## flow/run.sh

```bash
#!/bin/bash
# the make line also repeats each setting of config.mk as NAME=value (left out here)
make -C /OpenROAD-flow-scripts/flow DESIGN_CONFIG=/design/flow/config.mk WORK_HOME=/design/flow/orfs CLKGATE_MAP_FILE= finish
```

## flow/config.mk

```make
export PLATFORM = sky130hd
export DESIGN_NAME = cpu18
export DESIGN_NICKNAME = cpu18
export VERILOG_FILES = /design/flow/design.v
export SDC_FILE = /design/flow/constraint.sdc
export NUM_CORES = 4
export LEC_CHECK = 0
export ABC_AREA = 1
export CAP_MARGIN = 20
export CELL_PAD_IN_SITES_GLOBAL_PLACEMENT = 1
export CORE_ASPECT_RATIO = 0.5
export CORE_MARGIN = 2
export CORE_UTILIZATION = 64
export CTS_CLUSTER_DIAMETER = 272
export CTS_CLUSTER_SIZE = 100
export PLACE_DENSITY = 0.41
export SETUP_SLACK_MARGIN = 2.14
export SLEW_MARGIN = 20
export TNS_END_PERCENT = 25
```

## flow/constraint.sdc

```tcl
create_clock -name core_clock -period 9.0 [get_ports {clk}]
set_input_delay 1.8000 -clock core_clock [delete_from_list [all_inputs] [get_ports {clk}]]
set_output_delay 1.8000 -clock core_clock [all_outputs]
set_load 0.01 [all_outputs]
```

## flow/design.v

```verilog
module OneBitAdder (
  input A,
  input B,
  input cin,
  output sum,
  output cout
);
  assign sum = (A ^ B) ^ cin;
  assign cout = ((A ^ B) & cin) | (A & B);
endmodule
module Adder_2_bits (
  input [1:0] bit_1, bit_2,
  input c_in,
  output [1:0] s,
  output c_out
);
  wire c0;  
  OneBitAdder birler (.A(bit_1[0]), .B(bit_2[0]), .cin(c_in), .sum(s[0]), .cout(c0));
  OneBitAdder onlar (.A(bit_1[1]), .B(bit_2[1]), .cin(c0), .sum(s[1]), .cout(c_out));
endmodule
module Adder_4_bits (
  input [3:0] bit_1, bit_2,
  input c_in,
  output [3:0] s,
  output c_out
);
  wire  c0;  
  Adder_2_bits a_2_0 (.bit_1(bit_1[1:0]), .bit_2(bit_2[1:0]), .c_in(c_in), .s(s[1:0]), .c_out(c0));
  Adder_2_bits a_2_1 (.bit_1(bit_1[3:2]), .bit_2(bit_2[3:2]), .c_in(c0), .s(s[3:2]), .c_out(c_out));
endmodule
module Adder_8_bits (
  input [7:0] bit_1, bit_2,
  input c_in,
  output [7:0] s,
  output c_out
);
  wire  c0;  
  Adder_4_bits a_4_0 (.bit_1(bit_1[3:0]), .bit_2(bit_2[3:0]), .c_in(c_in), .s(s[3:0]), .c_out(c0));
  Adder_4_bits a_4_1 (.bit_1(bit_1[7:4]), .bit_2(bit_2[7:4]), .c_in(c0), .s(s[7:4]), .c_out(c_out));
endmodule
  module Adder_10_bits(
  input [9:0] bit_1,bit_2, 
  input c_in,
  output [9:0] s,
  output c_out
);
 wire  c0;  
   Adder_8_bits a_8 (.bit_1(bit_1[7:0]), .bit_2(bit_2[7:0]), .c_in(c_in), .s(s[7:0]), .c_out(c0));
   Adder_2_bits a_2 (.bit_1(bit_1[9:8]), .bit_2(bit_2[9:8]), .c_in(c0), .s(s[9:8]), .c_out(c_out));
endmodule
module Adder_16_bits (
  input [15:0] bit_1, bit_2,
  input c_in,
  output [15:0] s,
  output c_out
);
  wire  c0;  
  Adder_8_bits a_8_0 (.bit_1(bit_1[7:0]), .bit_2(bit_2[7:0]), .c_in(c_in), .s(s[7:0]), .c_out(c0));
  Adder_8_bits a_8_1 (.bit_1(bit_1[15:8]), .bit_2(bit_2[15:8]), .c_in(c0), .s(s[15:8]), .c_out(c_out));
endmodule
module Adder_18_bits (
  input [17:0] bit_1, bit_2,
  input c_in,
  output [17:0] s,
  output c_out
);
  wire  c0;  
  Adder_16_bits a_16 (.bit_1(bit_1[15:0]), .bit_2(bit_2[15:0]), .c_in(c_in), .s(s[15:0]), .c_out(c0));
  Adder_2_bits a_2 (.bit_1(bit_1[17:16]), .bit_2(bit_2[17:16]), .c_in(c0), .s(s[17:16]), .c_out(c_out));
endmodule
module ExtendValue (
  input [0:5] inp,
  output reg [0:17] out
);
  always @* begin
    out[12:17] = inp[0:5];
    if (inp[0] == 1'b0)
      out[0:11] = 12'b0;
    else
      out[0:11] = 12'hfff;
  end
endmodule
module Mux_Alu (
  input  [1:0] whichalu,
  input  [17:0] input_0, input_1, input_2, input_3,
  output reg [17:0] out
);
    always @ (input_0 or input_1 or input_2 or input_3 or whichalu)
    begin
	out=input_0;
	if(whichalu== 2'b01)
	   out=input_1;
	if(whichalu== 2'b10)
	   out=input_2;
	if(whichalu== 2'b11)
	   out=input_3;
    end
endmodule
module Mux_18bit (
  input wire select,
  input wire [17:0] input_1,  
  input wire [17:0] input_2,  
  output reg [17:0] out  
);
    always @ (select or input_1 or input_2)
    begin
        if (select == 1'b0)
            out = input_1;
        else
            out = input_2;
    end
endmodule
module aluselect (
    input wire [17:0] R1,
    input wire [17:0] R2,
    input wire [1:0] alu_op_type,
    output wire [17:0] result,
    output wire cout
);
    wire [17:0] add_result, and_result, nand_result, nor_result;
    Adder_18_bits adder (.bit_1(R1), .bit_2(R2), .c_in(1'b0), .s(add_result), .c_out(cout));
    assign and_result = R1 & R2;
    assign nand_result = ~(R1 & R2);
    assign nor_result = ~(R1 | R2);
    Mux_Alu m1 (
        .whichalu(alu_op_type),
        .input_0(add_result),
        .input_1(and_result),
        .input_2(nand_result),
        .input_3(nor_result),
        .out(result)
    );
endmodule
module Regfile (
  input [0:4] select_register, reg_1, reg_2,
  input [0:17] data,
  input clck, reset_enable, write_enable, clear,
  output reg [0:17] read_reg_1_value,
  output reg [0:17] read_reg_2_value
);
  reg [0:17] registers [0:15];  
  integer i;
  always @(posedge clck or posedge reset_enable) begin
    if (reset_enable) begin
      for (i = 0; i < 16; i = i + 1) begin
        registers[i] <= 18'b0;
      end
    end
    else if (clear) begin
      for (i = 0; i < 16; i = i + 1) begin
        registers[i] <= 18'b0;
      end
    end
    else if (write_enable) begin
      registers[select_register[1:4]] <= data;
    end
  end
  always @(posedge clck) begin
    read_reg_1_value <= registers[reg_1[1:4]];
    read_reg_2_value <= registers[reg_2[1:4]];
  end
endmodule
module ProgramCounter (
  input wire clk,
  input wire rst,
  input wire is_jump,
  input wire pc_enable,
  input wire next,
  input wire [9:0] address_input,
  output reg [9:0] current_address
);
  always @(posedge clk or posedge rst) begin
    if (rst) begin
      current_address <= 10'b0;
    end else begin
      if (is_jump) begin
        current_address <= current_address+address_input;
      end else if (pc_enable && next) begin
        current_address <= current_address + 1;
      end
    end
  end
endmodule
module cpu18 (
  input  wire        clk,
  input  wire        rst,
  output wire [9:0]  imem_addr,
  input  wire [17:0] imem_rdata,
  output wire [9:0]  dmem_addr,
  output wire [17:0] dmem_wdata,
  output wire        dmem_we,
  input  wire [17:0] dmem_rdata,
  output wire        halt
);
  localparam S_FETCH  = 2'd0;
  localparam S_DECODE = 2'd1;
  localparam S_EXEC   = 2'd2;
  localparam S_HALT   = 2'd3;
  reg  [1:0]  state;
  reg  [17:0] ir;
  reg         zf, cf;
  wire [9:0]  pc;
  wire [3:0] opcode = ir[17:14];
  wire [3:0] f_dst  = ir[13:10];
  wire [3:0] f_src1 = ir[9:6];
  wire [3:0] f_src2 = ir[3:0];
  wire [5:0] f_imm  = ir[5:0];
  wire [9:0] f_addr = ir[9:0];
  wire is_alu = (opcode[3:2] == 2'b00);           
  wire is_imm = (opcode[3:1] == 3'b010);          
  wire is_ld  = (opcode == 4'b0110);
  wire is_st  = (opcode == 4'b0111);
  wire is_cmp = (opcode == 4'b1000);
  wire is_jmp = (opcode >= 4'b1001) && (opcode <= 4'b1110);
  wire is_rst = (opcode == 4'b1111);
  reg taken;
  always @* begin
    case (opcode)
      4'b1001: taken = 1'b1;           
      4'b1010: taken = zf;             
      4'b1011: taken = ~zf & ~cf;      
      4'b1100: taken = cf;             
      4'b1101: taken = ~cf;            
      4'b1110: taken = cf | zf;        
      default: taken = 1'b0;
    endcase
  end
  wire exec = (state == S_EXEC);
  wire [17:0] rv1, rv2, wb_data;
  wire [3:0]  rsel1 = is_st ? f_dst : f_src1;
  Regfile regs (
    .select_register({1'b0, f_dst}),
    .reg_1({1'b0, rsel1}),
    .reg_2({1'b0, f_src2}),
    .data(wb_data),
    .clck(clk),
    .reset_enable(rst),
    .write_enable(exec & (is_alu | is_imm | is_ld)),
    .clear(exec & is_rst),
    .read_reg_1_value(rv1),
    .read_reg_2_value(rv2)
  );
  wire [17:0] imm_ext, alu_b, alu_y;
  wire        alu_cout;
  ExtendValue ext (.inp(f_imm), .out(imm_ext));
  Mux_18bit   opb (.select(is_imm), .input_1(rv2), .input_2(imm_ext), .out(alu_b));
  aluselect   alu (.R1(rv1), .R2(alu_b), .alu_op_type(opcode[1:0]), .result(alu_y), .cout(alu_cout));
  Mux_18bit   wbm (.select(is_ld), .input_1(alu_y), .input_2(dmem_rdata), .out(wb_data));
  wire do_jump = exec & is_jmp & taken;
  ProgramCounter pcr (
    .clk(clk),
    .rst(rst),
    .is_jump(do_jump),
    .pc_enable(exec),
    .next(1'b1),
    .address_input(f_addr),
    .current_address(pc)
  );
  always @(posedge clk or posedge rst) begin
    if (rst) begin
      state <= S_FETCH;
      ir    <= 18'b0;
      zf    <= 1'b0;
      cf    <= 1'b0;
    end else begin
      case (state)
        S_FETCH: begin
          ir    <= imem_rdata;
          state <= S_DECODE;
        end
        S_DECODE: state <= S_EXEC;
        S_EXEC: begin
          if (is_cmp) begin
            zf <= (rv1 == rv2);
            cf <= (rv1 < rv2);
          end else if (is_rst) begin
            zf <= 1'b0;
            cf <= 1'b0;
          end
          if (do_jump && f_addr == 10'd0)
            state <= S_HALT;
          else
            state <= S_FETCH;
        end
        default: state <= S_HALT;
      endcase
    end
  end
  assign imem_addr  = pc;
  assign dmem_addr  = f_addr;
  assign dmem_wdata = rv1;
  assign dmem_we    = exec & is_st;
  assign halt       = (state == S_HALT);
endmodule
```

==> flow_summary.html, run 1 <==
<h2>Implementation results</h2>
<table>
<tr><th>Metric</th><th>Value</th></tr>
<tr><th colspan="2">Floorplanning</th></tr>
<tr><td>Vert. Die Dim</td><td>~130 µm</td></tr>
<tr><td>Chip Area</td><td>roughly 33000 µm²</td></tr>
<tr><td>Fraction of the core area occupied by cells at floorplan</td><td>0.6584</td></tr>
<tr><td>Cell Rows</td><td>about 45</td></tr>
<tr><td>Placeable core region</td><td>~31000 µm²</td></tr>
<tr><td>Die W</td><td>about 260 µm</td></tr>
<tr><th colspan="2">Logic synthesis</th></tr>
<tr><td>Cell variety after synth</td><td>just over 40</td></tr>
<tr><td>Most used flip-flop cell after synthesis</td><td>dfrtp_1</td></tr>
<tr><td>Part of the Yosys area used for sequential elements</td><td>0.4338</td></tr>
<tr><td>Multiplexer share of the synthesized area</td><td>0</td></tr>
<tr><td>Post-synthesis cell type with the largest combined area</td><td>dfrtp_1</td></tr>
<tr><td>Asr flop ratio synth</td><td>0.8994</td></tr>
<tr><td>Net count after synthesis</td><td>~2800</td></tr>
<tr><td>Area fraction in compound gates after synthesis</td><td>0.1385</td></tr>
<tr><td>Share of Yosys cell area claimed by the top area cell type</td><td>0.3969</td></tr>
<tr><td>Total cell area reported by yosys after synthesis</td><td>just over 20000 µm²</td></tr>
<tr><td>Synthesized area per cell</td><td>7.507 µm²</td></tr>
<tr><td>Top cell type by instance count after synthesis</td><td>nand2_1</td></tr>
<tr><td>Post-synth tally of flip-flops with integrated enable</td><td>0</td></tr>
<tr><td>Post-Synth Simple-Gate Area</td><td>0.2837</td></tr>
<tr><td>Post-synth top cells</td><td>nand2_1 (819), o21ai_0 (355), nand3_1 (339)</td></tr>
<tr><td>FA/HA/MAJ Cells, Area Fraction</td><td>0.05576</td></tr>
<tr><td>Yosys stat cell total</td><td>between 2000 and 3000</td></tr>
<tr><td>Count of warnings emitted by yosys</td><td>7</td></tr>
<tr><td>Synthesized-area fraction occupied by xor and xnor cells</td><td>0.001298</td></tr>
<tr><td>Synthesized area</td><td>around 20000 µm²</td></tr>
<tr><td>Dominant combinational cell family by area after synthesis</td><td>simple AND/OR/NAND/NOR gates</td></tr>
<tr><td>Synth area leaders</td><td>dfrtp_1 (40%), nand2_1 (15%), o21ai_0 (8.8%), nand3_1 (8.4%), inv_1 (4.0%)</td></tr>
<tr><td>Mapped Cells</td><td>~2700</td></tr>
<tr><td>Synthesized registers</td><td>358</td></tr>
<tr><th colspan="2">Outcome</th></tr>
<tr><td>Halt Reason</td><td>[ERROR GPL-0301] Utilization 103.653 % exceeds 100%.</td></tr>
<tr><td>Halt Stage</td><td>global placement without I/O</td></tr>
<tr><td>Outcome</td><td>aborted with a tool error</td></tr>
</table>
==> run 2: changes to the inputs <==
- ABC_AREA: 1 -> not set
- CAP_MARGIN: 20 -> 0
- CELL_PAD_IN_SITES_DETAIL_PLACEMENT: not set -> 2
- CELL_PAD_IN_SITES_GLOBAL_PLACEMENT: 1 -> not set
- CORE_ASPECT_RATIO: 0.5 -> 0.62
- CORE_MARGIN: 2 -> 3
- CORE_UTILIZATION: 64 -> 40
- CTS_CLUSTER_DIAMETER: 272 -> not set
- CTS_CLUSTER_SIZE: 100 -> not set
- GPL_TIMING_DRIVEN: not set -> 0
- MIN_ROUTING_LAYER: not set -> met2
- PLACE_DENSITY: 0.41 -> not set
- PLACE_DENSITY_LB_ADDON: not set -> 0.23
- SETUP_SLACK_MARGIN: 2.14 -> not set
- TNS_END_PERCENT: 25 -> not set
==> run 2 against run 1 <==
  * The run fails in global routing
  * Die size is 70% higher
  * Synthesized cell count is 28% lower
  * Area after synthesis is 5.5% higher
==> flow_summary.html, run 2 <==
<h2>Implementation results</h2>
<table>
<tr><th>Metric</th><th>Value</th></tr>
<tr><th colspan="2">Logic synthesis</th></tr>
<tr><td>Post-Synth Simple-Gate Area</td><td>0.09031 (was 0.2837)</td></tr>
<tr><td>Cell variety after synth</td><td>85 (was 41)</td></tr>
<tr><td>Yosys stat cell total</td><td>1942 (was 2696)</td></tr>
<tr><td>Synthesized area per cell</td><td>10.99 µm² (was 7.507 µm²)</td></tr>
<tr><td>Synthesized area</td><td>21350 µm² (was 20240 µm²)</td></tr>
<tr><td>Part of the Yosys area used for sequential elements</td><td>0.4112 (was 0.4338)</td></tr>
<tr><td>Multiplexer share of the synthesized area</td><td>0.2015 (was 0)</td></tr>
<tr><td>Dominant combinational cell family by area after synthesis</td><td>multiplexers (was simple AND/OR/NAND/NOR gates)</td></tr>
<tr><td>Mapped Cells</td><td>1942 (was 2696)</td></tr>
<tr><td>Asr flop ratio synth</td><td>0.8994 (unchanged)</td></tr>
<tr><td>Total cell area reported by yosys after synthesis</td><td>21350 µm² (was 20240 µm²)</td></tr>
<tr><td>Most used flip-flop cell after synthesis</td><td>dfrtp_1 (unchanged)</td></tr>
<tr><td>Post-synthesis cell type with the largest combined area</td><td>dfrtp_1 (unchanged)</td></tr>
<tr><td>Post-synth top cells</td><td>dfrtp_1 (321), mux2_2 (319), a22oi_1 (112) (was nand2_1 (819), o21ai_0 (355), nand3_1 (339))</td></tr>
<tr><td>Share of Yosys cell area claimed by the top area cell type</td><td>0.3762 (was 0.3969)</td></tr>
<tr><td>Top cell type by instance count after synthesis</td><td>dfrtp_1 (was nand2_1)</td></tr>
<tr><td>Net count after synthesis</td><td>2060 (was 2814)</td></tr>
<tr><td>Synth area leaders</td><td>dfrtp_1 (38%), mux2_2 (17%), a22oi_1 (3.9%), ha_1 (3.7%), dfxtp_1 (3.4%) (was dfrtp_1 (40%), nand2_1 (15%), o21ai_0 (8.8%), nand3_1 (8.4%), inv_1 (4.0%))</td></tr>
<tr><td>Area fraction in compound gates after synthesis</td><td>0.1810 (was 0.1385)</td></tr>
<tr><td>Synthesized registers</td><td>358 (unchanged)</td></tr>
<tr><td>Post-synth tally of flip-flops with integrated enable</td><td>0 (unchanged)</td></tr>
<tr><td>FA/HA/MAJ Cells, Area Fraction</td><td>0.05286 (was 0.05576)</td></tr>
<tr><td>Synthesized-area fraction occupied by xor and xnor cells</td><td>0.002051 (was 0.001298)</td></tr>
<tr><td>Count of warnings emitted by yosys</td><td>7 (unchanged)</td></tr>
<tr><th colspan="2">Outcome</th></tr>
<tr><td>Halt Stage</td><td>global routing (was global placement without I/O)</td></tr>
<tr><td>Halt Reason</td><td>[ERROR GRT-0116] Global routing finished with congestion. Check the congestion regions in the DRC Viewer. (was [ERROR GPL-0301] Utilization 103.653 % exceeds 100%.)</td></tr>
<tr><td>Outcome</td><td>aborted with a tool error (unchanged)</td></tr>
<tr><th colspan="2">Floorplanning</th></tr>
<tr><td>Placeable core region</td><td>51810 µm² (was 30740 µm²)</td></tr>
<tr><td>Cell Rows</td><td>65 (was 45)</td></tr>
<tr><td>Top-level I/O count</td><td>78</td></tr>
<tr><td>Vert. Die Dim</td><td>187.9 µm (was 129.7 µm)</td></tr>
<tr><td>Die W</td><td>299.4 µm (was 255.5 µm)</td></tr>
<tr><td>Fraction of the core area occupied by cells at floorplan</td><td>0.4121 (was 0.6584)</td></tr>
<tr><td>Chip Area</td><td>56260 µm² (was 33150 µm²)</td></tr>
<tr><th colspan="2">Placed design</th></tr>
<tr><td>Sum of net half-perimeters after detailed placement</td><td>~91000 µm</td></tr>
<tr><td>Total cell area at the placement stage</td><td>around 24000 µm²</td></tr>
<tr><td>Tally of buffers added on design ports</td><td>77</td></tr>
<tr><td>Final Wtd Congestion</td><td>between 1 and 1.5</td></tr>
<tr><td>Post-placement worst setup slack</td><td>-2194 ps</td></tr>
<tr><td>Number of placed instances, taps included</td><td>2745</td></tr>
<tr><th colspan="2">Clock tree</th></tr>
<tr><td>Master cell of the clock root buffer</td><td>clkbuf_16</td></tr>
<tr><td>Max H-tree Level</td><td>2</td></tr>
<tr><td>Cts bufs inserted</td><td>38</td></tr>
<tr><td>Max Root-Sink Buffers</td><td>3</td></tr>
<tr><td>Hold buffer count at CTS</td><td>0</td></tr>
<tr><td>Number of sinks on the clock net</td><td>between 300 and 400</td></tr>
<tr><th colspan="2">GRT</th></tr>
<tr><td>Total routing usage reported by global routing</td><td>0.7839</td></tr>
<tr><td>Total overflow reported by the global router</td><td>approximately 240</td></tr>
</table>
-- run 2: repair_timing --
action	CTS
gates cloned	1
setup endpoints to repair	116
buffers inserted	10
resized	35
pin swaps	21
-- run 2: per-stage QoR --
step / util / hold WS (ps)
after detailed placement: 0.4548 / 366.7
after global placement: 0.4449 / 335.0
after floorplan: - / 331.2
after CTS: 0.4827 / 411.2
-- run 2: routing by layer --
layer,global-route usage,overflow
met4,0.5267,4
met2,0.8087,4
met5,0.6973,35
met3,0.9215,196
met1,-,-
==> run 3: changes to the inputs <==
- ABC_AREA: not set -> 1
- CAP_MARGIN: 0 -> 20
- CELL_PAD_IN_SITES_DETAIL_PLACEMENT: 2 -> not set
- CORE_ASPECT_RATIO: 0.62 -> not set
- CORE_MARGIN: 3 -> 2
- CORE_UTILIZATION: 40 -> 72
- CTS_CLUSTER_DIAMETER: not set -> 376
- GPL_TIMING_DRIVEN: 0 -> not set
- HOLD_SLACK_MARGIN: not set -> -0.09
- MIN_ROUTING_LAYER: met2 -> not set
- PLACE_DENSITY: not set -> 0.72
- PLACE_DENSITY_LB_ADDON: 0.23 -> not set
- SETUP_SLACK_MARGIN: not set -> 1.47
- clock period: 9.0 -> 4.96 ns (I/O delays scaled with it)
==> run 3 against run 2 <==
  * Now fails the layout checks on negative setup slack
  * Synthesized cell count increased by 39%
  * Area after synthesis decreased by 5.2%
  * Die size decreased by 48%
==> flow_summary.html, run 3 <==
<!-- implementation run metrics -->
<table>
<tr><th>Metric</th><th>Value</th></tr>
<tr><th colspan="2">Power and ir drop</th></tr>
<tr><td>Power Internal</td><td>~5 mW</td></tr>
<tr><td>Power drawn by the combinational cells</td><td>0.0898 mW</td></tr>
<tr><td>VDD IR-drop max</td><td>317.7 µV</td></tr>
<tr><td>Switch Pwr</td><td>roughly 1.3 mW</td></tr>
<tr><td>Share of total power in the clock network</td><td>0.514</td></tr>
<tr><td>Leakage</td><td>around 12 nW</td></tr>
<tr><td>Power consumed by the clock network</td><td>roughly 3.2 mW</td></tr>
<tr><td>Seq group</td><td>2.92 mW</td></tr>
<tr><td>Pwr Density</td><td>261.9 nW/µm²</td></tr>
<tr><td>Fraction of power consumed by combinational cells</td><td>0.015</td></tr>
<tr><td>Final Power</td><td>between 6 and 7 mW</td></tr>
<tr><td>Heaviest power group</td><td>the clock network</td></tr>
<tr><td>Reg power frac</td><td>0.472</td></tr>
<tr><td>Proportion of total power due to net switching</td><td>0.2073</td></tr>
<tr><th colspan="2">Logic synthesis</th></tr>
<tr><td>Post-synth tally of flip-flops with integrated enable</td><td>0 (unchanged)</td></tr>
<tr><td>Post-synth top cells</td><td>nand2_1 (819), o21ai_0 (355), nand3_1 (339) (was dfrtp_1 (321), mux2_2 (319), a22oi_1 (112))</td></tr>
<tr><td>Synthesized area</td><td>20240 µm² (was 21350 µm²)</td></tr>
<tr><td>Yosys stat cell total</td><td>2696 (was 1942)</td></tr>
<tr><td>Mapped Cells</td><td>2696 (was 1942)</td></tr>
<tr><td>Synth area leaders</td><td>dfrtp_1 (40%), nand2_1 (15%), o21ai_0 (8.8%), nand3_1 (8.4%), inv_1 (4.0%) (was dfrtp_1 (38%), mux2_2 (17%), a22oi_1 (3.9%), ha_1 (3.7%), dfxtp_1 (3.4%))</td></tr>
<tr><td>FA/HA/MAJ Cells, Area Fraction</td><td>0.05576 (was 0.05286)</td></tr>
<tr><td>Count of warnings emitted by yosys</td><td>7 (unchanged)</td></tr>
<tr><td>Part of the Yosys area used for sequential elements</td><td>0.4338 (was 0.4112)</td></tr>
<tr><td>Asr flop ratio synth</td><td>0.8994 (unchanged)</td></tr>
<tr><td>Synthesized area per cell</td><td>7.507 µm² (was 10.99 µm²)</td></tr>
<tr><td>Post-synthesis cell type with the largest combined area</td><td>dfrtp_1 (unchanged)</td></tr>
<tr><td>Most used flip-flop cell after synthesis</td><td>dfrtp_1 (unchanged)</td></tr>
<tr><td>Net count after synthesis</td><td>2814 (was 2060)</td></tr>
<tr><td>Cell variety after synth</td><td>41 (was 85)</td></tr>
<tr><td>Share of Yosys cell area claimed by the top area cell type</td><td>0.3969 (was 0.3762)</td></tr>
<tr><td>Total cell area reported by yosys after synthesis</td><td>20240 µm² (was 21350 µm²)</td></tr>
<tr><td>Post-Synth Simple-Gate Area</td><td>0.2837 (was 0.09031)</td></tr>
<tr><td>Multiplexer share of the synthesized area</td><td>0 (was 0.2015)</td></tr>
<tr><td>Synthesized-area fraction occupied by xor and xnor cells</td><td>0.001298 (was 0.002051)</td></tr>
<tr><td>Top cell type by instance count after synthesis</td><td>nand2_1 (was dfrtp_1)</td></tr>
<tr><td>Area fraction in compound gates after synthesis</td><td>0.1385 (was 0.1810)</td></tr>
<tr><td>Synthesized registers</td><td>358 (unchanged)</td></tr>
<tr><td>Dominant combinational cell family by area after synthesis</td><td>simple AND/OR/NAND/NOR gates (was multiplexers)</td></tr>
<tr><th colspan="2">Critical path</th></tr>
<tr><td>Arrival @ worst endpoint</td><td>roughly 8000 ps</td></tr>
<tr><td>Capturing element of the worst setup path</td><td>regs.registers[0][0]</td></tr>
<tr><td>Slack of the worst reg-to-reg path</td><td>-2890 ps</td></tr>
<tr><td>Critical path capture point type</td><td>flop</td></tr>
<tr><td>Largest fanout of any net on the critical path</td><td>8</td></tr>
<tr><td>Crit Reg-Reg Startpoint</td><td>ir[17]</td></tr>
<tr><td>Worst R2R Path Depth</td><td>31</td></tr>
<tr><td>Most common cell type on the critical path</td><td>fa_2</td></tr>
<tr><td>Critical path buffer and inverter count</td><td>4</td></tr>
<tr><td>Kind of start point of the critical path</td><td>flop</td></tr>
<tr><td>Master of the slowest instance on the critical path</td><td>dfrtp_2</td></tr>
<tr><td>Crit path kind</td><td>reg -&gt; reg</td></tr>
<tr><td>Data required, critical path</td><td>roughly 5300 ps</td></tr>
<tr><td>Worst r2r dst</td><td>regs.registers[0][0]</td></tr>
<tr><td>Logic depth of the worst setup path including buffers</td><td>31</td></tr>
<tr><td>Cell type group with the largest total delay on the critical path</td><td>adder cells</td></tr>
<tr><td>CP startpoint</td><td>ir[17]</td></tr>
<tr><td>Worst path max stage delay</td><td>410 ps</td></tr>
<tr><th colspan="2">Drt</th></tr>
<tr><td>Total routed wirelength</td><td>73240 µm</td></tr>
<tr><td>Number of antenna-violating nets in the routed design</td><td>0</td></tr>
<tr><td>Via count</td><td>approximately 21000</td></tr>
<tr><td>Number of iterations in the first detailed-routing pass</td><td>9</td></tr>
<tr><td>Via density</td><td>between 6 and 7</td></tr>
<tr><td>Antenna diode count</td><td>0</td></tr>
<tr><td>Routed length per instance</td><td>approximately 23 µm</td></tr>
<tr><td>1st-iter DRT viols</td><td>~3300</td></tr>
<tr><td>DRC violations left</td><td>0</td></tr>
<tr><th colspan="2">Clock tree</th></tr>
<tr><td>Hold buffer count at CTS</td><td>0 (unchanged)</td></tr>
<tr><td>Number of sinks on the clock net</td><td>358 (unchanged)</td></tr>
<tr><td>Max Root-Sink Buffers</td><td>3 (unchanged)</td></tr>
<tr><td>Clock transition at the registers of the reported paths</td><td>~60 ps</td></tr>
<tr><td>Worst skew pair latency</td><td>about 540 ps</td></tr>
<tr><td>Cts bufs inserted</td><td>39 (was 38)</td></tr>
<tr><td>Max H-tree Level</td><td>2 (unchanged)</td></tr>
<tr><td>Master cell of the clock root buffer</td><td>clkbuf_16 (unchanged)</td></tr>
<tr><td>TritonCTS clock tree</td><td>done</td></tr>
<tr><th colspan="2">Outcome</th></tr>
<tr><td>Outcome</td><td>complete, but fails checks (was aborted with a tool error)</td></tr>
<tr><td>Checks that blocked a clean result</td><td>negative setup slack</td></tr>
<tr><th colspan="2">Placed design</th></tr>
<tr><td>Sum of net half-perimeters after detailed placement</td><td>40600 µm (was 91250 µm)</td></tr>
<tr><td>Number of placed instances, taps included</td><td>3069 (was 2745)</td></tr>
<tr><td>Tally of buffers added on design ports</td><td>77 (unchanged)</td></tr>
<tr><td>Final Wtd Congestion</td><td>0.9273 (was 1.149)</td></tr>
<tr><th colspan="2">Job</th></tr>
<tr><td>Number of maximum-capacitance constraint violations</td><td>0</td></tr>
<tr><td>Number of warning messages in the logs</td><td>between 60 and 70</td></tr>
<tr><th colspan="2">Floorplanning</th></tr>
<tr><td>Vert. Die Dim</td><td>171.7 µm (was 187.9 µm)</td></tr>
<tr><td>Top-level I/O count</td><td>78 (unchanged)</td></tr>
<tr><td>Placeable core region</td><td>27710 µm² (was 51810 µm²)</td></tr>
<tr><td>Chip Area</td><td>29470 µm² (was 56260 µm²)</td></tr>
<tr><td>Die W</td><td>171.7 µm (was 299.4 µm)</td></tr>
<tr><td>Cell Rows</td><td>61 (was 65)</td></tr>
<tr><td>Fraction of the core area occupied by cells at floorplan</td><td>0.7305 (was 0.4121)</td></tr>
<tr><th colspan="2">Cells and area</th></tr>
<tr><td>Count of placed standard cells in the final layout, fillers left out</td><td>3158</td></tr>
<tr><td>Layout overhead on the synthesized area</td><td>16.65%</td></tr>
<tr><td>Filler instances</td><td>~1700</td></tr>
<tr><td>Multi-input gate area</td><td>around 10000 µm²</td></tr>
<tr><td>Register area</td><td>~8800 µm²</td></tr>
<tr><td>Total Nets Final</td><td>approximately 2900</td></tr>
<tr><th colspan="2">Final timing</th></tr>
<tr><td>Count of final setup violators</td><td>about 160</td></tr>
<tr><td>Setup slack after layout</td><td>-2894 ps</td></tr>
<tr><td>Final tally of max-slew violations</td><td>0</td></tr>
<tr><td>Rel. slew slack</td><td>0.2628</td></tr>
<tr><td>Final hold viol count</td><td>0</td></tr>
<tr><td>Max Clock Skew</td><td>13.66 ps</td></tr>
<tr><td>Worst Max-Slew Pin Slew</td><td>approximately 1100 ps</td></tr>
<tr><td>Unrepaired setup endpoints after global routing</td><td>yes</td></tr>
<tr><td>Fmax achieved</td><td>127.3 MHz</td></tr>
<tr><td>Post-route setup TNS</td><td>-271680 ps</td></tr>
<tr><td>Tcrit/Tclk final</td><td>1.584</td></tr>
<tr><td>Final critical-path required period</td><td>roughly 7900 ps</td></tr>
<tr><th colspan="2">GRT</th></tr>
<tr><td>Maximum number of pins on one net before global-route repair</td><td>114</td></tr>
<tr><td>Total routing usage reported by global routing</td><td>0.4951</td></tr>
<tr><td>Total overflow reported by the global router</td><td>0</td></tr>
<tr><td>Number of antenna violations at the first check in global routing</td><td>9</td></tr>
<tr><td>Global-route wire length before repair</td><td>between 100000 and 150000 µm</td></tr>
<tr><td>Vias in the first global route</td><td>slightly above 20000</td></tr>
<tr><th colspan="2">Min path</th></tr>
<tr><td>Beginning of the worst hold path</td><td>state[2]</td></tr>
<tr><td>Hold WC Path Type</td><td>reg -&gt; reg</td></tr>
<tr><td>Cell depth of the worst hold path</td><td>0</td></tr>
<tr><td>Hold EP</td><td>state[1]</td></tr>
</table>
[run 3: layer usage]
| layer | up-vias | GRT usage | part of all wire |
|---|---|---|---|
| met3 | 561 | 0.2082 | 0.17 |
| met5 | - | 0 | 0.0011 |
| met4 | 14 | 0.3504 | 0.080 |
| met1 | 9606 | 0.6005 | 0.34 |
| li1 | 8975 | - | - |
| met2 | 1773 | 0.7124 | 0.42 |
[run 3: timing repair]
action | 4_1_cts | 5_1_grt
gates cloned | 4 | 2
hold endpoints to repair | 0 | 0
setup endpoints to repair | 228 | 244
gates resized | 132 | 61
pin swaps | 8 | 12
setup buffers | 8 | 4
[run 3: final cells by class]
class,count,share of cell area
Clock inverter,14,0.009857
Timing Repair Buffer,198,0.08103
Sequential cell,358,0.3721
Multi-Input combinational cell,1935,0.4322
Inverter,219,0.03524
Tap cell,378,0.02003
Clock buffer,56,0.04955
[run 3: per-stage QoR]
step	cell area (µm²)	hold WS [ps]	worst slack [ps]	util
floorplan	20370	331.2	-2662	-
global placement	21530	333.1	-2728	0.7771
detailed placement	21530	337.8	-2867	0.7771
CTS	23330	351.4	-2849	0.8420
global route	23610	356.3	-3128	0.8521
finish	23610	350.9	-2894	0.8521
==> run 4: changes to the inputs <==
- CAP_MARGIN: 20 -> 15
- CTS_CLUSTER_DIAMETER: 376 -> 25
- CTS_CLUSTER_SIZE: not set -> 68
- HOLD_SLACK_MARGIN: -0.09 -> not set
- PLACE_DENSITY: 0.72 -> not set
- PLACE_DENSITY_LB_ADDON: not set -> 0.12
- SETUP_SLACK_MARGIN: 1.47 -> 0.43
- SLEW_MARGIN: 20 -> 0
- clock period: 4.96 -> 2.23 ns (I/O delays scaled with it)
==> run 4 against run 3 <==
  * The run now fails in clock tree synthesis
  * Synthesized cell count is the same
  * Area after synthesis is the same
  * Die size unchanged
==> flow_summary.html, run 4 <==
<h2>Implementation results</h2>
<table>
<tr><th>Metric</th><th>Value</th></tr>
<tr><th colspan="2">Outcome</th></tr>
<tr><td>Outcome</td><td>aborted with a tool error (was complete, but fails checks)</td></tr>
<tr><td>Halt Stage</td><td>clock tree synthesis</td></tr>
<tr><td>Halt Reason</td><td>[ERROR DPL-0033] detailed placement checks failed during check placement.</td></tr>
<tr><th colspan="2">Floorplanning</th></tr>
<tr><td>Vert. Die Dim</td><td>171.7 µm (unchanged)</td></tr>
<tr><td>Cell Rows</td><td>61 (unchanged)</td></tr>
<tr><td>Die W</td><td>171.7 µm (unchanged)</td></tr>
<tr><td>Chip Area</td><td>29470 µm² (unchanged)</td></tr>
<tr><td>Fraction of the core area occupied by cells at floorplan</td><td>0.7305 (unchanged)</td></tr>
<tr><td>Top-level I/O count</td><td>78 (unchanged)</td></tr>
<tr><td>Placeable core region</td><td>27710 µm² (unchanged)</td></tr>
<tr><th colspan="2">Logic synthesis</th></tr>
<tr><td>Area fraction in compound gates after synthesis</td><td>0.1385 (unchanged)</td></tr>
<tr><td>Asr flop ratio synth</td><td>0.8994 (unchanged)</td></tr>
<tr><td>Post-synthesis cell type with the largest combined area</td><td>dfrtp_1 (unchanged)</td></tr>
<tr><td>Post-synth top cells</td><td>nand2_1 (819), o21ai_0 (355), nand3_1 (339) (unchanged)</td></tr>
<tr><td>Synth area leaders</td><td>dfrtp_1 (40%), nand2_1 (15%), o21ai_0 (8.8%), nand3_1 (8.4%), inv_1 (4.0%) (unchanged)</td></tr>
<tr><td>Post-Synth Simple-Gate Area</td><td>0.2837 (unchanged)</td></tr>
<tr><td>Total cell area reported by yosys after synthesis</td><td>20240 µm² (unchanged)</td></tr>
<tr><td>Mapped Cells</td><td>2696 (unchanged)</td></tr>
<tr><td>Synthesized area</td><td>20240 µm² (unchanged)</td></tr>
<tr><td>FA/HA/MAJ Cells, Area Fraction</td><td>0.05576 (unchanged)</td></tr>
<tr><td>Dominant combinational cell family by area after synthesis</td><td>simple AND/OR/NAND/NOR gates (unchanged)</td></tr>
<tr><td>Top cell type by instance count after synthesis</td><td>nand2_1 (unchanged)</td></tr>
<tr><td>Yosys stat cell total</td><td>2696 (unchanged)</td></tr>
<tr><td>Count of warnings emitted by yosys</td><td>7 (unchanged)</td></tr>
<tr><td>Synthesized area per cell</td><td>7.507 µm² (unchanged)</td></tr>
<tr><td>Most used flip-flop cell after synthesis</td><td>dfrtp_1 (unchanged)</td></tr>
<tr><td>Share of Yosys cell area claimed by the top area cell type</td><td>0.3969 (unchanged)</td></tr>
<tr><td>Synthesized registers</td><td>358 (unchanged)</td></tr>
<tr><td>Post-synth tally of flip-flops with integrated enable</td><td>0 (unchanged)</td></tr>
<tr><td>Part of the Yosys area used for sequential elements</td><td>0.4338 (unchanged)</td></tr>
<tr><td>Net count after synthesis</td><td>2814 (unchanged)</td></tr>
<tr><td>Cell variety after synth</td><td>41 (unchanged)</td></tr>
<tr><td>Multiplexer share of the synthesized area</td><td>0 (unchanged)</td></tr>
<tr><td>Synthesized-area fraction occupied by xor and xnor cells</td><td>0.001298 (unchanged)</td></tr>
<tr><th colspan="2">Placed design</th></tr>
<tr><td>Tally of buffers added on design ports</td><td>77 (unchanged)</td></tr>
<tr><td>Sum of net half-perimeters after detailed placement</td><td>49260 µm (was 40600 µm)</td></tr>
<tr><td>Final Wtd Congestion</td><td>1.016 (was 0.9273)</td></tr>
</table>
==> run 4: per-stage QoR <==
stage | setup TNS [ps] | std cells | setup slack, ps | utilization | cell area (µm²)
after floorplan | -1639910 | 2696 | -5392 | - | 20370
after global placement | -826760 | 3219 | -5507 | 0.8371 | 23190
after detailed placement | -858600 | 3219 | -5659 | 0.8371 | 23190
==> run 5: changes to the inputs <==
- CAP_MARGIN: 15 -> 20
- CTS_CLUSTER_DIAMETER: 25 -> 45
- CTS_CLUSTER_SIZE: 68 -> 72
- PLACE_DENSITY: not set -> 0.73
- PLACE_DENSITY_LB_ADDON: 0.12 -> not set
- SETUP_SLACK_MARGIN: 0.43 -> 1.8
- SLEW_MARGIN: 0 -> 20
- clock period: 2.23 -> 6.49 ns (I/O delays scaled with it)
==> run 5 against run 4 <==
  * The layout now fails its checks (negative setup slack)
  * Area after synthesis unchanged
  * Synthesized cell count unchanged
  * Die size unchanged
==> flow_summary.html, run 5 <==
<!-- implementation run metrics -->
<table>
<tr><th>Metric</th><th>Value</th></tr>
<tr><th colspan="2">Outcome</th></tr>
<tr><td>Outcome</td><td>complete, but fails checks (was aborted with a tool error)</td></tr>
<tr><td>Checks that blocked a clean result</td><td>negative setup slack</td></tr>
<tr><th colspan="2">Drt</th></tr>
<tr><td>1st-iter DRT viols</td><td>3207</td></tr>
<tr><td>Total routed wirelength</td><td>72850 µm</td></tr>
<tr><td>Number of iterations in the first detailed-routing pass</td><td>9</td></tr>
<tr><td>DRC violations left</td><td>0</td></tr>
<tr><td>Routed length per instance</td><td>between 20 and 25 µm</td></tr>
<tr><td>Via count</td><td>around 21000</td></tr>
<tr><td>Via density</td><td>approximately 6.7</td></tr>
<tr><td>Number of antenna-violating nets in the routed design</td><td>0</td></tr>
<tr><th colspan="2">Logic synthesis</th></tr>
<tr><td>Count of warnings emitted by yosys</td><td>7 (unchanged)</td></tr>
<tr><td>Cell variety after synth</td><td>41 (unchanged)</td></tr>
<tr><td>Post-Synth Simple-Gate Area</td><td>0.2837 (unchanged)</td></tr>
<tr><td>Mapped Cells</td><td>2696 (unchanged)</td></tr>
<tr><td>Most used flip-flop cell after synthesis</td><td>dfrtp_1 (unchanged)</td></tr>
<tr><td>Multiplexer share of the synthesized area</td><td>0 (unchanged)</td></tr>
<tr><td>Synth area leaders</td><td>dfrtp_1 (40%), nand2_1 (15%), o21ai_0 (8.8%), nand3_1 (8.4%), inv_1 (4.0%) (unchanged)</td></tr>
<tr><td>Post-synth tally of flip-flops with integrated enable</td><td>0 (unchanged)</td></tr>
<tr><td>Post-synthesis cell type with the largest combined area</td><td>dfrtp_1 (unchanged)</td></tr>
<tr><td>FA/HA/MAJ Cells, Area Fraction</td><td>0.05576 (unchanged)</td></tr>
<tr><td>Synthesized area per cell</td><td>7.507 µm² (unchanged)</td></tr>
<tr><td>Dominant combinational cell family by area after synthesis</td><td>simple AND/OR/NAND/NOR gates (unchanged)</td></tr>
<tr><td>Total cell area reported by yosys after synthesis</td><td>20240 µm² (unchanged)</td></tr>
<tr><td>Asr flop ratio synth</td><td>0.8994 (unchanged)</td></tr>
<tr><td>Synthesized registers</td><td>358 (unchanged)</td></tr>
<tr><td>Area fraction in compound gates after synthesis</td><td>0.1385 (unchanged)</td></tr>
<tr><td>Synthesized-area fraction occupied by xor and xnor cells</td><td>0.001298 (unchanged)</td></tr>
<tr><td>Net count after synthesis</td><td>2814 (unchanged)</td></tr>
<tr><td>Synthesized area</td><td>20240 µm² (unchanged)</td></tr>
<tr><td>Top cell type by instance count after synthesis</td><td>nand2_1 (unchanged)</td></tr>
<tr><td>Yosys stat cell total</td><td>2696 (unchanged)</td></tr>
<tr><td>Share of Yosys cell area claimed by the top area cell type</td><td>0.3969 (unchanged)</td></tr>
<tr><td>Part of the Yosys area used for sequential elements</td><td>0.4338 (unchanged)</td></tr>
<tr><td>Post-synth top cells</td><td>nand2_1 (819), o21ai_0 (355), nand3_1 (339) (unchanged)</td></tr>
<tr><th colspan="2">Floorplanning</th></tr>
<tr><td>Die W</td><td>171.7 µm (unchanged)</td></tr>
<tr><td>Fraction of the core area occupied by cells at floorplan</td><td>0.7305 (unchanged)</td></tr>
<tr><td>Cell Rows</td><td>61 (unchanged)</td></tr>
<tr><td>Chip Area</td><td>29470 µm² (unchanged)</td></tr>
<tr><td>Placeable core region</td><td>27710 µm² (unchanged)</td></tr>
<tr><td>Top-level I/O count</td><td>78 (unchanged)</td></tr>
<tr><td>Vert. Die Dim</td><td>171.7 µm (unchanged)</td></tr>
<tr><th colspan="2">GRT</th></tr>
<tr><td>Total routing usage reported by global routing</td><td>0.4894</td></tr>
<tr><td>Maximum number of pins on one net before global-route repair</td><td>between 150 and 200</td></tr>
<tr><td>Total overflow reported by the global router</td><td>0</td></tr>
<tr><td>Global-route wire length before repair</td><td>approximately 110000 µm</td></tr>
<tr><td>Vias in the first global route</td><td>a little under 20000</td></tr>
<tr><td>Number of antenna violations at the first check in global routing</td><td>5</td></tr>
<tr><th colspan="2">Clock tree</th></tr>
<tr><td>Cts bufs inserted</td><td>roughly 40</td></tr>
<tr><td>Worst skew pair latency</td><td>roughly 570 ps</td></tr>
<tr><td>Number of sinks on the clock net</td><td>roughly 360</td></tr>
<tr><td>Max H-tree Level</td><td>2</td></tr>
<tr><td>Clock transition at the registers of the reported paths</td><td>about 60 ps</td></tr>
<tr><td>Hold buffer count at CTS</td><td>0</td></tr>
<tr><td>Master cell of the clock root buffer</td><td>clkbuf_16</td></tr>
<tr><td>TritonCTS clock tree</td><td>done</td></tr>
<tr><td>Max Root-Sink Buffers</td><td>3</td></tr>
<tr><th colspan="2">Final timing</th></tr>
<tr><td>Rel. slew slack</td><td>0.2096</td></tr>
<tr><td>Final critical-path required period</td><td>between 7000 and 8000 ps</td></tr>
<tr><td>Unrepaired setup endpoints after global routing</td><td>yes</td></tr>
<tr><td>Final hold viol count</td><td>0</td></tr>
<tr><td>Fmax achieved</td><td>around 130 MHz</td></tr>
<tr><td>Final tally of max-slew violations</td><td>0</td></tr>
<tr><td>Count of final setup violators</td><td>slightly above 80</td></tr>
<tr><td>Worst Max-Slew Pin Slew</td><td>1181 ps</td></tr>
<tr><td>Tcrit/Tclk final</td><td>1.215</td></tr>
<tr><td>Max Clock Skew</td><td>about 38 ps</td></tr>
<tr><td>Setup slack after layout</td><td>-1396 ps</td></tr>
<tr><th colspan="2">Placed design</th></tr>
<tr><td>Total cell area at the placement stage</td><td>21220 µm² (was 23190 µm²)</td></tr>
<tr><td>Final Wtd Congestion</td><td>0.9198 (was 1.016)</td></tr>
<tr><td>Sum of net half-perimeters after detailed placement</td><td>40580 µm (was 49260 µm)</td></tr>
<tr><td>Tally of buffers added on design ports</td><td>77 (unchanged)</td></tr>
<tr><th colspan="2">Power and ir drop</th></tr>
<tr><td>Power drawn by the combinational cells</td><td>~0.066 mW</td></tr>
<tr><td>Power Internal</td><td>3.541 mW</td></tr>
<tr><td>Proportion of total power due to net switching</td><td>0.2394</td></tr>
<tr><td>Leakage</td><td>around 12 nW</td></tr>
<tr><td>Fraction of power consumed by combinational cells</td><td>0.014</td></tr>
<tr><td>Seq group</td><td>approximately 2.2 mW</td></tr>
<tr><td>Switch Pwr</td><td>roughly 1.1 mW</td></tr>
<tr><td>Final Power</td><td>4.655 mW</td></tr>
<tr><td>VDD IR-drop max</td><td>around 260 µV</td></tr>
<tr><td>Reg power frac</td><td>0.478</td></tr>
<tr><td>Pwr Density</td><td>around 200 nW/µm²</td></tr>
<tr><td>Heaviest power group</td><td>the clock network</td></tr>
<tr><td>Power consumed by the clock network</td><td>2.36 mW</td></tr>
<tr><td>Share of total power in the clock network</td><td>0.507</td></tr>
<tr><th colspan="2">Cells and area</th></tr>
<tr><td>Filler instances</td><td>1736</td></tr>
<tr><td>Total Nets Final</td><td>about 2800</td></tr>
<tr><td>Fin area</td><td>around 23000 µm²</td></tr>
<tr><td>Layout overhead on the synthesized area</td><td>14.67%</td></tr>
<tr><th colspan="2">Critical path</th></tr>
<tr><td>Capturing element of the worst setup path</td><td>regs.registers[11][0]</td></tr>
<tr><td>Worst r2r dst</td><td>regs.registers[11][0]</td></tr>
<tr><td>Slack of the worst reg-to-reg path</td><td>-1400 ps</td></tr>
<tr><td>Data required, critical path</td><td>between 6000 and 7000 ps</td></tr>
<tr><td>CP startpoint</td><td>ir[17]</td></tr>
<tr><td>Critical path buffer and inverter count</td><td>4</td></tr>
<tr><td>Largest fanout of any net on the critical path</td><td>8</td></tr>
<tr><td>Critical path capture point type</td><td>flop</td></tr>
<tr><td>Arrival @ worst endpoint</td><td>~8300 ps</td></tr>
<tr><td>Crit path kind</td><td>reg -&gt; reg</td></tr>
<tr><td>Logic depth of the worst setup path including buffers</td><td>31</td></tr>
<tr><td>Master of the slowest instance on the critical path</td><td>dfrtp_2</td></tr>
<tr><td>Most common cell type on the critical path</td><td>fa_2</td></tr>
<tr><td>Worst path max stage delay</td><td>slightly above 400 ps</td></tr>
<tr><td>Crit Reg-Reg Startpoint</td><td>ir[17]</td></tr>
<tr><td>Kind of start point of the critical path</td><td>flop</td></tr>
<tr><td>Worst R2R Path Depth</td><td>31</td></tr>
<tr><td>Cell type group with the largest total delay on the critical path</td><td>adder cells</td></tr>
<tr><th colspan="2">Job</th></tr>
<tr><td>Number of maximum-capacitance constraint violations</td><td>0</td></tr>
<tr><td>Number of warning messages in the logs</td><td>around 68</td></tr>
<tr><th colspan="2">Min path</th></tr>
<tr><td>Hold EP</td><td>state[1]</td></tr>
<tr><td>Cell depth of the worst hold path</td><td>0</td></tr>
<tr><td>Hold WC Path Type</td><td>reg -&gt; reg</td></tr>
<tr><td>Beginning of the worst hold path</td><td>state[2]</td></tr>
</table>
[run 5: per-layer routing]
layer,wire (µm),global-route usage
met1,24950,0.5904
met2,30500,0.7145
met4,5682,0.3301
met5,41,0
met3,11680,0.2066
[run 5: metrics by stage]
step / setup TNS (ps) / instances / setup slack [ps] / hold slack, ps / utilization
5_1_grt: -83860 / 3125 / -1480 / 368.6 / 0.8374
3_3_place_gp: -66330 / 3034 / -1258 / 335.6 / 0.7655
3_5_place_dp: -75990 / 3036 / -1371 / 340.5 / 0.7660
2_1_floorplan: -60350 / 2696 / -1132 / 331.2 / -
4_1_cts: -68700 / 3119 / -1308 / 355.1 / 0.8274
6_report: -72200 / 3128 / -1396 / 353.4 / 0.8377
[run 5: area by class of cell]
cell class | instances | area, µm² | share of cell area
multi-input combinational | 1935 | 10190 | 0.4391
inverter | 219 | 828.3 | 0.03569
clock inverter | 30 | 331.6 | 0.01429
antenna | 3 | 7.507 | 0.0003235
clock buffer | 44 | 1036 | 0.04464
tap | 378 | 473.0 | 0.02038
sequential | 358 | 8781 | 0.3783
timing repair buffer | 161 | 1562 | 0.06728
[run 5: timing repair]
item,4_1_cts,5_1_grt
pin swaps,12,6
setup endpoints to repair,179,192
buffers inserted,6,3
resized,109,63
cloned,3,1
==> run 6: changes to the inputs <==
- ABC_AREA: 1 -> not set
- CORE_UTILIZATION: 72 -> 70
- CTS_CLUSTER_DIAMETER: 45 -> not set
- CTS_CLUSTER_SIZE: 72 -> not set
- PLACE_DENSITY: 0.73 -> not set
- SETUP_SLACK_MARGIN: 1.8 -> not set
- clock period: 6.49 -> 7.29 ns (I/O delays scaled with it)
==> run 6 against run 5 <==
  * The layout still fails its checks (negative setup slack)
  * Count of clock-buffer cells in the layout up 8
  * Maximum frequency down 5.4%
  * Wire length up 12%
  * Critical path type unchanged
==> flow_summary.html, run 6 <==
<!-- implementation run metrics -->
<table>
<tr><th>Metric</th><th>Value</th></tr>
<tr><th colspan="2">Outcome</th></tr>
<tr><td>Outcome</td><td>complete, but fails checks (unchanged)</td></tr>
<tr><td>Checks that blocked a clean result</td><td>negative setup slack (unchanged)</td></tr>
<tr><th colspan="2">GRT</th></tr>
<tr><td>Total overflow reported by the global router</td><td>0 (unchanged)</td></tr>
<tr><td>Maximum number of pins on one net before global-route repair</td><td>175 (was 156)</td></tr>
<tr><td>Met3 demand-to-capacity share in global routing</td><td>0.2594 (was 0.2066)</td></tr>
<tr><td>Number of antenna violations at the first check in global routing</td><td>5 (unchanged)</td></tr>
<tr><td>Vias in the first global route</td><td>18380 (was 19840)</td></tr>
<tr><td>Layer with the highest usage</td><td>met2 (unchanged)</td></tr>
<tr><td>Global-route wire length before repair</td><td>118100 µm (was 108500 µm)</td></tr>
<tr><td>Met1 Track Usage GR</td><td>0.6209 (was 0.5904)</td></tr>
<tr><td>Total routing usage reported by global routing</td><td>0.5148 (was 0.4894)</td></tr>
<tr><td>Met2 usage</td><td>0.7093 (was 0.7145)</td></tr>
<tr><th colspan="2">Logic synthesis</th></tr>
<tr><td>Synthesized-area fraction occupied by xor and xnor cells</td><td>0.002051 (was 0.001298)</td></tr>
<tr><td>Synthesized registers</td><td>358 (unchanged)</td></tr>
<tr><td>Synth area leaders</td><td>dfrtp_1 (38%), mux2_2 (17%), a22oi_1 (3.9%), ha_1 (3.7%), dfxtp_1 (3.4%) (was dfrtp_1 (40%), nand2_1 (15%), o21ai_0 (8.8%), nand3_1 (8.4%), inv_1 (4.0%))</td></tr>
<tr><td>Post-synth tally of flip-flops with integrated enable</td><td>0 (unchanged)</td></tr>
<tr><td>Dominant combinational cell family by area after synthesis</td><td>multiplexers (was simple AND/OR/NAND/NOR gates)</td></tr>
<tr><td>Total cell area reported by yosys after synthesis</td><td>21350 µm² (was 20240 µm²)</td></tr>
<tr><td>Synthesized area</td><td>21350 µm² (was 20240 µm²)</td></tr>
<tr><td>Multiplexer share of the synthesized area</td><td>0.2015 (was 0)</td></tr>
<tr><td>Most used flip-flop cell after synthesis</td><td>dfrtp_1 (unchanged)</td></tr>
<tr><td>Top cell type by instance count after synthesis</td><td>dfrtp_1 (was nand2_1)</td></tr>
<tr><td>Asr flop ratio synth</td><td>0.8994 (unchanged)</td></tr>
<tr><td>Post-Synth Simple-Gate Area</td><td>0.09031 (was 0.2837)</td></tr>
<tr><td>Net count after synthesis</td><td>2060 (was 2814)</td></tr>
<tr><td>Count of warnings emitted by yosys</td><td>7 (unchanged)</td></tr>
<tr><td>Synthesized area per cell</td><td>10.99 µm² (was 7.507 µm²)</td></tr>
<tr><td>Mapped Cells</td><td>1942 (was 2696)</td></tr>
<tr><td>Post-synthesis cell type with the largest combined area</td><td>dfrtp_1 (unchanged)</td></tr>
<tr><td>FA/HA/MAJ Cells, Area Fraction</td><td>0.05286 (was 0.05576)</td></tr>
<tr><td>Yosys stat cell total</td><td>1942 (was 2696)</td></tr>
<tr><td>Area fraction in compound gates after synthesis</td><td>0.1810 (was 0.1385)</td></tr>
<tr><td>Share of Yosys cell area claimed by the top area cell type</td><td>0.3762 (was 0.3969)</td></tr>
<tr><td>Cell variety after synth</td><td>85 (was 41)</td></tr>
<tr><td>Part of the Yosys area used for sequential elements</td><td>0.4112 (was 0.4338)</td></tr>
<tr><td>Post-synth top cells</td><td>dfrtp_1 (321), mux2_2 (319), a22oi_1 (112) (was nand2_1 (819), o21ai_0 (355), nand3_1 (339))</td></tr>
<tr><th colspan="2">Clock tree</th></tr>
<tr><td>Clock transition at the registers of the reported paths</td><td>60 ps (about the same)</td></tr>
<tr><td>Cts bufs inserted</td><td>40 (unchanged)</td></tr>
<tr><td>Hold buffer count at CTS</td><td>0 (unchanged)</td></tr>
<tr><td>TritonCTS clock tree</td><td>done (unchanged)</td></tr>
<tr><td>Max H-tree Level</td><td>2 (unchanged)</td></tr>
<tr><td>Number of sinks on the clock net</td><td>358 (unchanged)</td></tr>
<tr><td>Max Root-Sink Buffers</td><td>3 (unchanged)</td></tr>
<tr><td>Master cell of the clock root buffer</td><td>clkbuf_16 (unchanged)</td></tr>
<tr><td>Worst skew pair latency</td><td>550 ps (was 570 ps)</td></tr>
<tr><th colspan="2">Critical path</th></tr>
<tr><td>CP startpoint</td><td>ir[15] (was ir[17])</td></tr>
<tr><td>Worst r2r dst</td><td>regs.registers[14][1] (was regs.registers[11][0])</td></tr>
<tr><td>Master of the slowest instance on the critical path</td><td>fa_2 (was dfrtp_2)</td></tr>
<tr><td>Data required, critical path</td><td>7780 ps (was 6890 ps)</td></tr>
<tr><td>Slack of the worst reg-to-reg path</td><td>-1050 ps (was -1400 ps)</td></tr>
<tr><td>Worst path max stage delay</td><td>410 ps (about the same)</td></tr>
<tr><td>Most common cell type on the critical path</td><td>fa_2 (unchanged)</td></tr>
<tr><td>Crit Reg-Reg Startpoint</td><td>ir[15] (was ir[17])</td></tr>
<tr><td>Cell type group with the largest total delay on the critical path</td><td>adder cells (unchanged)</td></tr>
<tr><td>Largest fanout of any net on the critical path</td><td>8 (unchanged)</td></tr>
<tr><td>Logic depth of the worst setup path including buffers</td><td>27 (was 31)</td></tr>
<tr><td>Arrival @ worst endpoint</td><td>8820 ps (was 8290 ps)</td></tr>
<tr><td>Critical path capture point type</td><td>flop (unchanged)</td></tr>
<tr><td>Crit path kind</td><td>reg -&gt; reg (unchanged)</td></tr>
<tr><td>Worst R2R Path Depth</td><td>27 (was 31)</td></tr>
<tr><td>Kind of start point of the critical path</td><td>flop (unchanged)</td></tr>
<tr><td>Capturing element of the worst setup path</td><td>regs.registers[14][1] (was regs.registers[11][0])</td></tr>
<tr><td>Critical path buffer and inverter count</td><td>3 (was 4)</td></tr>
<tr><th colspan="2">Cells and area</th></tr>
<tr><td>Fin area</td><td>24160 µm² (was 23210 µm²)</td></tr>
<tr><td>Total Nets Final</td><td>2102 (was 2833)</td></tr>
<tr><td>Layout overhead on the synthesized area</td><td>13.17% (was 14.67%)</td></tr>
<tr><th colspan="2">Job</th></tr>
<tr><td>Number of maximum-capacitance constraint violations</td><td>0 (unchanged)</td></tr>
<tr><td>Number of warning messages in the logs</td><td>68 (unchanged)</td></tr>
<tr><th colspan="2">Power and ir drop</th></tr>
<tr><td>Pwr Density</td><td>172.4 nW/µm² (was 200.6 nW/µm²)</td></tr>
<tr><td>Switch Pwr</td><td>0.9380 mW (was 1.114 mW)</td></tr>
<tr><td>Fraction of power consumed by combinational cells</td><td>0.021 (was 0.014)</td></tr>
<tr><td>Final Power</td><td>4.166 mW (was 4.655 mW)</td></tr>
<tr><td>Power Internal</td><td>3.228 mW (was 3.541 mW)</td></tr>
<tr><td>Power consumed by the clock network</td><td>2.05 mW (was 2.36 mW)</td></tr>
<tr><td>Seq group</td><td>2.03 mW (was 2.23 mW)</td></tr>
<tr><td>Heaviest power group</td><td>the clock network (unchanged)</td></tr>
<tr><td>Share of total power in the clock network</td><td>0.493 (was 0.507)</td></tr>
<tr><td>Reg power frac</td><td>0.487 (was 0.478)</td></tr>
<tr><td>Power drawn by the combinational cells</td><td>0.0860 mW (was 0.0662 mW)</td></tr>
<tr><td>Leakage</td><td>10.57 nW (was 11.54 nW)</td></tr>
<tr><td>VDD IR-drop max</td><td>294.4 µV (was 259.8 µV)</td></tr>
<tr><td>Proportion of total power due to net switching</td><td>0.2251 (was 0.2394)</td></tr>
<tr><th colspan="2">Final timing</th></tr>
<tr><td>Fmax achieved</td><td>119.9 MHz (was 126.8 MHz)</td></tr>
<tr><td>Post-route setup TNS</td><td>-48380 ps (was -72200 ps)</td></tr>
<tr><td>Unrepaired setup endpoints after global routing</td><td>yes (unchanged)</td></tr>
<tr><td>Worst Max-Slew Pin Slew</td><td>1296 ps (was 1181 ps)</td></tr>
<tr><td>Final critical-path required period</td><td>8337 ps (was 7886 ps)</td></tr>
<tr><td>Tcrit/Tclk final</td><td>1.144 (was 1.215)</td></tr>
<tr><td>Max Clock Skew</td><td>15.56 ps (was 37.89 ps)</td></tr>
<tr><td>Rel. slew slack</td><td>0.1340 (was 0.2096)</td></tr>
<tr><td>Count of final setup violators</td><td>80 (was 81)</td></tr>
<tr><td>Final hold viol count</td><td>0 (unchanged)</td></tr>
<tr><td>Setup slack after layout</td><td>-1047 ps (was -1396 ps)</td></tr>
<tr><td>Final tally of max-slew violations</td><td>0 (unchanged)</td></tr>
<tr><th colspan="2">Floorplanning</th></tr>
<tr><td>Fraction of the core area occupied by cells at floorplan</td><td>0.7147 (was 0.7305)</td></tr>
<tr><td>Die W</td><td>178.6 µm (was 171.7 µm)</td></tr>
<tr><td>Placeable core region</td><td>29870 µm² (was 27710 µm²)</td></tr>
<tr><td>Cell Rows</td><td>63 (was 61)</td></tr>
<tr><td>Top-level I/O count</td><td>78 (unchanged)</td></tr>
<tr><td>Chip Area</td><td>31910 µm² (was 29470 µm²)</td></tr>
<tr><td>Vert. Die Dim</td><td>178.6 µm (was 171.7 µm)</td></tr>
<tr><th colspan="2">Drt</th></tr>
<tr><td>Routed length per instance</td><td>33.95 µm (was 23.29 µm)</td></tr>
<tr><td>1st-iter DRT viols</td><td>3255 (was 3207)</td></tr>
<tr><td>DRC violations left</td><td>0 (unchanged)</td></tr>
<tr><td>Total routed wirelength</td><td>81850 µm (was 72850 µm)</td></tr>
<tr><td>Number of antenna-violating nets in the routed design</td><td>0 (unchanged)</td></tr>
<tr><td>Number of iterations in the first detailed-routing pass</td><td>14 (was 9)</td></tr>
<tr><td>Via count</td><td>18960 (was 20830)</td></tr>
<tr><td>Via density</td><td>7.862 (was 6.658)</td></tr>
<tr><th colspan="2">Placed design</th></tr>
<tr><td>Final Wtd Congestion</td><td>1.041 (was 0.9198)</td></tr>
<tr><td>Sum of net half-perimeters after detailed placement</td><td>50340 µm (was 40580 µm)</td></tr>
<tr><td>Tally of buffers added on design ports</td><td>77 (unchanged)</td></tr>
<tr><td>Total cell area at the placement stage</td><td>22520 µm² (was 21220 µm²)</td></tr>
<tr><th colspan="2">Min path</th></tr>
<tr><td>Hold EP</td><td>state[1] (unchanged)</td></tr>
<tr><td>Cell depth of the worst hold path</td><td>0 (unchanged)</td></tr>
<tr><td>Hold WC Path Type</td><td>reg -&gt; reg (unchanged)</td></tr>
<tr><td>Beginning of the worst hold path</td><td>state[2] (unchanged)</td></tr>
</table>
[run 6: what timing repair did]
action | CTS | global route
setup endpoints to repair | 64 | 80
pin swaps | 3 | 3
cloned | 1 | 2
gates resized | 13 | 18
setup buffers | 5 | 4
[run 6: per-layer routing]
metal / routed length (µm) / vias to the layer above
met5: 38 / -
met4: 7973 / 6
met3: 13730 / 661
met2: 32280 / 1805
met1: 27830 / 9139
li1: - / 7344
[run 6: area by class of cell]
cell class | count | area, µm²
multi-input cells | 1337 | 11640
flip-flops and latches | 358 | 8783
fillers | 1820 | 5712
repair buffers | 176 | 1645
clock buffers | 52 | 1139
well taps | 390 | 488.0
inverters | 71 | 270.3
clock inverters | 21 | 181.4
diodes | 6 | 15.01
[run 6: per-stage QoR]
stage               cells  setup WS, ps    util  hold WS (ps)
finish               2411         -1047  0.8088         340.4
detailed placement   2318         -1008  0.7537         337.2
floorplan            1942         -1178       -         331.2
CTS                  2397        -930.6  0.8023         344.9
global route         2405         -1161  0.8083         358.4
global placement     2318        -839.4  0.7537         333.0
==> run 7: changes to the inputs <==
- ABC_AREA: not set -> 1
- CELL_PAD_IN_SITES_DETAIL_PLACEMENT: not set -> 0
- CELL_PAD_IN_SITES_GLOBAL_PLACEMENT: not set -> 0
- CORE_ASPECT_RATIO: not set -> 1.01
- CORE_UTILIZATION: 70 -> 72
- CTS_CLUSTER_DIAMETER: not set -> 30
- CTS_CLUSTER_SIZE: not set -> 73
- GPL_TIMING_DRIVEN: not set -> 1
- MAX_ROUTING_LAYER: not set -> met4
- PLACE_DENSITY: not set -> 0.73
- SETUP_SLACK_MARGIN: not set -> 1.97
- clock period: 7.29 -> 6.63 ns (I/O delays scaled with it)
==> run 7 against run 6 <==
  * Still fails the layout checks on negative setup slack
  * Final cell count is 33% higher
  * Design area grew 1.3%
  * Non-clock buffer count shrank 1
  * Sequential power up 8%
  * First-iteration DRC count rose by 33%
  * Count of clock-buffer cells in the layout increased by 30
  * Via count rose by 16%
  * Clock power rose by 82%
  * Total power grew 44%
  * Critical path type unchanged
  * Largest cell class unchanged
  * Largest power group unchanged
==> flow_summary.html, run 7 <==
<!-- implementation run metrics -->
<table>
<tr><th>Metric</th><th>Value</th></tr>
<tr><th colspan="2">Outcome</th></tr>
<tr><td>Outcome</td><td>complete, but fails checks (unchanged)</td></tr>
<tr><td>Checks that blocked a clean result</td><td>negative setup slack (unchanged)</td></tr>
<tr><th colspan="2">Final timing</th></tr>
<tr><td>Final critical-path required period</td><td>7925 ps (was 8337 ps)</td></tr>
<tr><td>Worst Max-Slew Pin Slew</td><td>1320 ps (was 1296 ps)</td></tr>
<tr><td>Final tally of max-slew violations</td><td>0 (unchanged)</td></tr>
<tr><td>Setup slack after layout</td><td>-1295 ps (was -1047 ps)</td></tr>
<tr><td>Count of final setup violators</td><td>96 (was 80)</td></tr>
<tr><td>Tcrit/Tclk final</td><td>1.195 (was 1.144)</td></tr>
<tr><th colspan="2">Power and ir drop</th></tr>
<tr><td>Share of total power in the clock network</td><td>0.624 (was 0.493)</td></tr>
<tr><td>Heaviest power group</td><td>the clock network (unchanged)</td></tr>
<tr><td>Final Power</td><td>5.993 mW (was 4.166 mW)</td></tr>
<tr><td>Reg power frac</td><td>0.365 (was 0.487)</td></tr>
<tr><th colspan="2">Logic synthesis</th></tr>
<tr><td>Dominant combinational cell family by area after synthesis</td><td>simple AND/OR/NAND/NOR gates (was multiplexers)</td></tr>
<tr><td>Multiplexer share of the synthesized area</td><td>0 (was 0.2015)</td></tr>
<tr><td>Most used flip-flop cell after synthesis</td><td>dfrtp_1 (unchanged)</td></tr>
<tr><td>Part of the Yosys area used for sequential elements</td><td>0.4338 (was 0.4112)</td></tr>
<tr><td>Synthesized registers</td><td>358 (unchanged)</td></tr>
<tr><td>Mapped Cells</td><td>2696 (was 1942)</td></tr>
<tr><td>Post-synth tally of flip-flops with integrated enable</td><td>0 (unchanged)</td></tr>
<tr><td>Area fraction in compound gates after synthesis</td><td>0.1385 (was 0.1810)</td></tr>
<tr><th colspan="2">Critical path</th></tr>
<tr><td>Master of the slowest instance on the critical path</td><td>fa_2 (unchanged)</td></tr>
<tr><td>Kind of start point of the critical path</td><td>flop (unchanged)</td></tr>
<tr><td>Worst R2R Path Depth</td><td>28 (was 27)</td></tr>
<tr><td>Slack of the worst reg-to-reg path</td><td>-1300 ps (was -1050 ps)</td></tr>
<tr><th colspan="2">Placed design</th></tr>
<tr><td>Final Wtd Congestion</td><td>0.9408 (was 1.041)</td></tr>
<tr><td>Total cell area at the placement stage</td><td>21320 µm² (was 22520 µm²)</td></tr>
<tr><th colspan="2">Floorplanning</th></tr>
<tr><td>Die W</td><td>170.8 µm (was 178.6 µm)</td></tr>
<tr><th colspan="2">Drt</th></tr>
<tr><td>Number of antenna-violating nets in the routed design</td><td>0 (unchanged)</td></tr>
<tr><td>DRC violations left</td><td>0 (unchanged)</td></tr>
<tr><th colspan="2">Clock tree</th></tr>
<tr><td>Number of sinks on the clock net</td><td>358 (unchanged)</td></tr>
<tr><td>Max H-tree Level</td><td>3 (was 2)</td></tr>
<tr><td>TritonCTS clock tree</td><td>done (unchanged)</td></tr>
<tr><th colspan="2">GRT</th></tr>
<tr><td>Layer with the highest usage</td><td>met2 (unchanged)</td></tr>
<tr><td>Global-route wire length before repair</td><td>115500 µm (was 118100 µm)</td></tr>
</table>
==> run 7: final cells by class <==
cell class / instances / area, µm² / area share
multi-input combinational: 1934 / 10160 / 0.4150
clock buffer: 82 / 1952 / 0.07973
antenna: 4 / 10.01 / 0.0004089
inverter: 219 / 828.3 / 0.03383
sequential: 358 / 8781 / 0.3587
clock inverter: 52 / 589.3 / 0.02407
tap: 378 / 473.0 / 0.01932
timing repair buffer: 175 / 1689 / 0.06899
==> run 7: repair_timing <==
item / in CTS / in global routing
pin swaps: 6 / 9
gates cloned: 5 / 1
resized: 126 / 51
hold buffers: 0 / 0
hold endpoints to repair: 0 / 0
setup endpoints to repair: 181 / 192
setup buffers: 4 / 3
==> run 7: per-layer routing <==
metal	wire [µm]	part of all wire	vias up
met1	25190	0.32	9987
met4	6383	0.082	0
met5	0	0	-
li1	-	-	9019
met3	13990	0.18	727
met2	32190	0.41	2172
==> run 7: per-stage QoR <==
step                      TNS [ps]  setup slack (ps)  cells
after global placement      -53200             -1059   3048
after detailed placement    -61980             -1228   3049
after CTS                   -68040             -1236   3192
final                       -76190             -1295   3202
after floorplan             -49280            -992.1   2696
after global routing        -86440             -1432   3201
Power figures rest on the tool's default switching activity, not on a simulated workload.
